==> sierra <==
==> flow/design.v <==
module dffhr (d, r, clk, q);
  parameter WIDTH = 1;
  input 			r;
  input 			clk;
  input 	[WIDTH-1:0] 	d;
  output 	[WIDTH-1:0] 	q;
  reg 		[WIDTH-1:0] 	q;
  always @ (posedge clk) 
    if ( r ) 
      q <= {WIDTH{1'b0}};
    else
      q <= d;
endmodule  
module sha1_round (cv_in, w, round, cv_out);
   input [159:0] cv_in;
   input [31:0]  w;
   input [6:0]   round;
   output [159:0] cv_out;
   reg [31:0]     k;
   reg [31:0]     f;
   wire [31:0]    a_shift;
   wire [31:0]    b_shift;
   wire [31:0]    add_result;
   wire [31:0]    a = cv_in[159:128];
   wire [31:0]    b = cv_in[127:96];
   wire [31:0]    c = cv_in[95:64];
   wire [31:0]    d = cv_in[63:32];
   wire [31:0]    e = cv_in[31:0];
   always @(round)
     begin
        k = 32'd0;
        if ((round >= 7'd0) && (round <= 7'd19))
          k = 32'h5A827999;
        if ((round >= 7'd20) && (round <= 7'd39))
          k = 32'h6ED9EBA1;
        if ((round >= 7'd40) && (round <= 7'd59))
          k = 32'h8F1BBCDC;
        if ((round >= 7'd60) && (round <= 7'd79))
          k = 32'hCA62C1D6;
     end  
   always @(round or b or c or d)
     begin
        f = 32'd0;
        if ((round >= 7'd0) && (round <= 7'd19))
          f = ((b & c) | (~b & d));
        if ((round >= 7'd20) && (round <= 7'd39))
          f = (b ^ c ^ d);
        if ((round >= 7'd40) && (round <= 7'd59))
          f = ((b & c) | (b & d) | (c & d));
        if ((round >= 7'd60) && (round <= 7'd79))
          f = (b ^ c ^ d);
     end  
   assign a_shift = {a[26:0], a[31:27]};
   assign b_shift = {b[1:0], b[31:2]};
   assign add_result = (a_shift + ((f + k) + (e + w)));
   assign cv_out = {add_result, a, b_shift, c, d};
endmodule  
module sha1_exec(clk, reset, start, data_in, load_in, cv, 
  use_prev_cv, busy, out_valid, cv_next);
   input clk, reset;     
   input start;
   input [31:0] data_in;
   input load_in;
   input [159:0] cv;
   input use_prev_cv;
   output        busy;
   output        out_valid;
   output [159:0] cv_next;  
   reg            busy;         
   reg            out_valid;    
   reg [6:0]      rnd_cnt_d;    
   wire [6:0]     rnd_cnt_q;    
   wire [159:0]   rnd_d;        
   wire [159:0]   rnd_q;
   wire [159:0]   sha1_round_wire;   
   wire [159:0]   cv_d;         
   wire [159:0]   cv_q;         
   wire [159:0]   cv_next_d;    
   wire [159:0]   cv_next_q;
   parameter      IDLE = 2'b00;
   parameter      CALC = 2'b01;
   parameter      VALID_OUT = 2'b10;
   parameter      VALID_OUT2 = 2'b11;
   wire [1:0]     state; 
   reg [1:0]      next_state;
   wire [511:0]   w_d;
   wire [511:0]   w_q;
   wire [511:0]   w_temp;
   wire [31:0]    w;    
   wire [31:0]    w_gen_temp = w_temp[511:480] ^ w_temp[447:416] ^ 
                  w_temp[255:224] ^ w_temp[95:64];  
   wire [31:0]    w_gen = {w_gen_temp[30:0], w_gen_temp[31]};
   assign         w_d = ((load_in == 1'b1) ? w_temp :
                  ((rnd_cnt_q < 7'd15) ? w_temp : 
                  {w_gen, w_temp[479:0]}));
   assign w_temp = (state == CALC) ? {w_q[479:0], w_q[511:480]} : 
     ((load_in == 1'b1) ? {w_q[479:0], data_in} : w_q);
   assign w = w_q[511:480];
   sha1_round sha1_round(.cv_in(rnd_q), .w(w), .round(rnd_cnt_q),
                           .cv_out(sha1_round_wire));
   assign         rnd_d = ((state == CALC) ? sha1_round_wire : 
     (use_prev_cv == 1'b1) ? cv_next_q : cv);
   assign         cv_d = ((state == CALC) ? cv_q : 
     (use_prev_cv == 1'b1) ? cv_next_q : cv);
   assign         cv_next_d = (state == VALID_OUT) ? 
                                ({cv_q[159:128] + rnd_q[159:128],
                                  cv_q[127:96] + rnd_q[127:96],
                                  cv_q[95:64] + rnd_q[95:64],
                                  cv_q[63:32] + rnd_q[63:32],
                                  cv_q[31:0] + rnd_q[31:0]}) :
                                  (cv_next_q);
   assign         cv_next = cv_next_q;
   always @(state or start or rnd_cnt_q)
     begin
        out_valid = 1'b0;       
        busy = 1'b0;
        rnd_cnt_d = 7'b0000000;
        case (state)
          IDLE : begin
             out_valid = 1'b0;
             rnd_cnt_d = 7'b0000000;
             if (start) begin
                busy = 1'b1;
                next_state = CALC;
             end
             else begin
                busy = 1'b1;
                next_state = IDLE;
             end
          end  
          CALC : begin
             busy = 1'b1;
             out_valid = 1'b0;
             if (start) begin
                next_state = IDLE;
                rnd_cnt_d = 7'd0000000;
             end
             else if (rnd_cnt_q == 7'd79) begin
                next_state = VALID_OUT;
                rnd_cnt_d = 7'd0000000;
             end
             else begin
                next_state = CALC;
                rnd_cnt_d = rnd_cnt_q + 7'd0000001;
             end
          end  
          VALID_OUT : begin
             busy = 1'b1;
             out_valid = 1'b0;       
             if (start) begin
                next_state = IDLE;
                rnd_cnt_d = 7'd0000000;
             end else begin
                next_state = VALID_OUT2;
             end
          end     
          VALID_OUT2 : begin
             busy = 1'b0;
             out_valid = 1'b1;
             if (start) begin
                next_state = CALC;
             end
             else begin
                next_state = IDLE;
             end
          end
          default : begin
             next_state = IDLE;
          end
        endcase
     end          
   dffhr #(7) rnd_cnt_reg (.d(rnd_cnt_d), .q(rnd_cnt_q),
                           .clk(clk), .r(reset));
   dffhr #(2) state_reg (.d(next_state), .q(state), 
                         .clk(clk), .r(reset)); 
   dffhr #(512) w_reg (.d(w_d), .q(w_q), .clk(clk), .r(reset));
   dffhr #(160) cv_reg (.d(cv_d), .q(cv_q), .clk(clk), .r(reset));
   dffhr #(160) rnd_reg (.d(rnd_d), .q(rnd_q), .clk(clk), .r(reset));
   dffhr #(160) cv_next_reg (.d(cv_next_d), .q(cv_next_q),
                             .clk(clk), .r(reset));   
endmodule  
==> flow/run.sh <==
#!/bin/bash
# the make line also repeats each setting of config.mk as NAME=value (left out here)
make -C /OpenROAD-flow-scripts/flow DESIGN_CONFIG=/design/flow/config.mk WORK_HOME=/design/flow/orfs CLKGATE_MAP_FILE= finish
==> flow/config.mk <==
export PLATFORM = sky130hd
export DESIGN_NAME = sha1_exec
export DESIGN_NICKNAME = sha1_exec
export VERILOG_FILES = /design/flow/design.v
export SDC_FILE = /design/flow/constraint.sdc
export NUM_CORES = 4
export LEC_CHECK = 0
export ABC_AREA = 0
export CAP_MARGIN = 5
export CORE_ASPECT_RATIO = 1.67
export CORE_MARGIN = 4
export CORE_UTILIZATION = 31
export CTS_CLUSTER_DIAMETER = 229
export GPL_TIMING_DRIVEN = 0
export HOLD_SLACK_MARGIN = -0.09
export MAX_ROUTING_LAYER = met4
export PLACE_DENSITY = 0.94
export SLEW_MARGIN = 0
==> flow/constraint.sdc <==
create_clock -name core_clock -period 9.92 [get_ports {clk}]
set_input_delay 1.9840 -clock core_clock [delete_from_list [all_inputs] [get_ports {clk}]]
set_output_delay 1.9840 -clock core_clock [all_outputs]
set_load 0.01 [all_outputs]
==> lagoon: changes against sierra <==
==> flow/config.mk (replaced) <==
export PLATFORM = sky130hd
export DESIGN_NAME = sha1_exec
export DESIGN_NICKNAME = sha1_exec
export VERILOG_FILES = /design/flow/design.v
export SDC_FILE = /design/flow/constraint.sdc
export NUM_CORES = 4
export LEC_CHECK = 0
export CAP_MARGIN = 20
export CORE_MARGIN = 2
export CORE_UTILIZATION = 40
export GPL_ROUTABILITY_DRIVEN = 0
export GPL_TIMING_DRIVEN = 0
export SLEW_MARGIN = 20
==> flow/constraint.sdc (replaced) <==
create_clock -name core_clock -period 8.0 [get_ports {clk}]
set_input_delay 1.6000 -clock core_clock [delete_from_list [all_inputs] [get_ports {clk}]]
set_output_delay 1.6000 -clock core_clock [all_outputs]
set_load 0.01 [all_outputs]
==> juniper: changes against sierra <==
==> flow/config.mk (replaced) <==
export PLATFORM = sky130hd
export DESIGN_NAME = sha1_exec
export DESIGN_NICKNAME = sha1_exec
export VERILOG_FILES = /design/flow/design.v
export SDC_FILE = /design/flow/constraint.sdc
export NUM_CORES = 4
export LEC_CHECK = 0
export CAP_MARGIN = 5
export CORE_ASPECT_RATIO = 0.86
export CORE_MARGIN = 2
export CORE_UTILIZATION = 72
export CTS_CLUSTER_SIZE = 89
export MAX_ROUTING_LAYER = met4
export PLACE_DENSITY = 0.66
export SETUP_SLACK_MARGIN = -0.36
export SLEW_MARGIN = 20
==> flow/constraint.sdc (replaced) <==
create_clock -name core_clock -period 4.65 [get_ports {clk}]
set_input_delay 0.9300 -clock core_clock [delete_from_list [all_inputs] [get_ports {clk}]]
set_output_delay 0.9300 -clock core_clock [all_outputs]
set_load 0.01 [all_outputs]
==> zinc: changes against sierra <==
==> flow/config.mk (replaced) <==
export PLATFORM = sky130hd
export DESIGN_NAME = sha1_exec
export DESIGN_NICKNAME = sha1_exec
export VERILOG_FILES = /design/flow/design.v
export SDC_FILE = /design/flow/constraint.sdc
export NUM_CORES = 4
export LEC_CHECK = 0
export CAP_MARGIN = 20
export CORE_MARGIN = 2
export CORE_UTILIZATION = 40
export SLEW_MARGIN = 20
==> flow/constraint.sdc (replaced) <==
create_clock -name core_clock -period 8.0 [get_ports {clk}]
set_input_delay 1.6000 -clock core_clock [delete_from_list [all_inputs] [get_ports {clk}]]
set_output_delay 1.6000 -clock core_clock [all_outputs]
set_load 0.01 [all_outputs]
==> impl_metrics.json <==
{
  "status": "timing/DRC/antenna clean",
  "reg2regPathDepth": 24,
  "buf_share": 0.06723,
  "seq_area_um2": 20090,
  "place_ws_ns": 1.215,
  "combinationalPower_mw": 2.09,
  "rows": 130,
  "power.internal_mw": 9.111,
  "antennaDiodeCount": 1
}
the above is filed under zinc

==> impl_metrics.json <==
{
  "status": "failed layout checks",
  "reg2regPathDepth": 24,
  "antennaDiodeCount": 37,
  "buf_share": 0.08296,
  "maxSlewViolCount": 10,
  "violations": "max-capacitance violations, max-slew violations",
  "maxCapViolCount": 3,
  "combinationalPower_mw": 1.99
}
the above is filed under sierra

==> impl_metrics.json <==
{
  "status": "timing/DRC/antenna clean",
  "top_cell_area_share": 0.3942,
  "combinationalPower_mw": 2.24,
  "compound_area_frac": 0.1973,
  "rows": 130,
  "reg2regPathDepth": 26,
  "antennaDiodeCount": 3,
  "period_used_share": 0.9572,
  "buf_share": 0.08223,
  "seq_area_um2": 20080
}
the above is filed under lagoon

==> impl_metrics.json <==
{
  "power.internal_mw": 15.80,
  "antennaDiodeCount": 12,
  "status": "failed layout checks",
  "reg2regPathDepth": 24,
  "setup_slack_ns": -0.9092,
  "violations": "negative setup slack",
  "report.final.setup_viol": 27
}
the above is filed under juniper

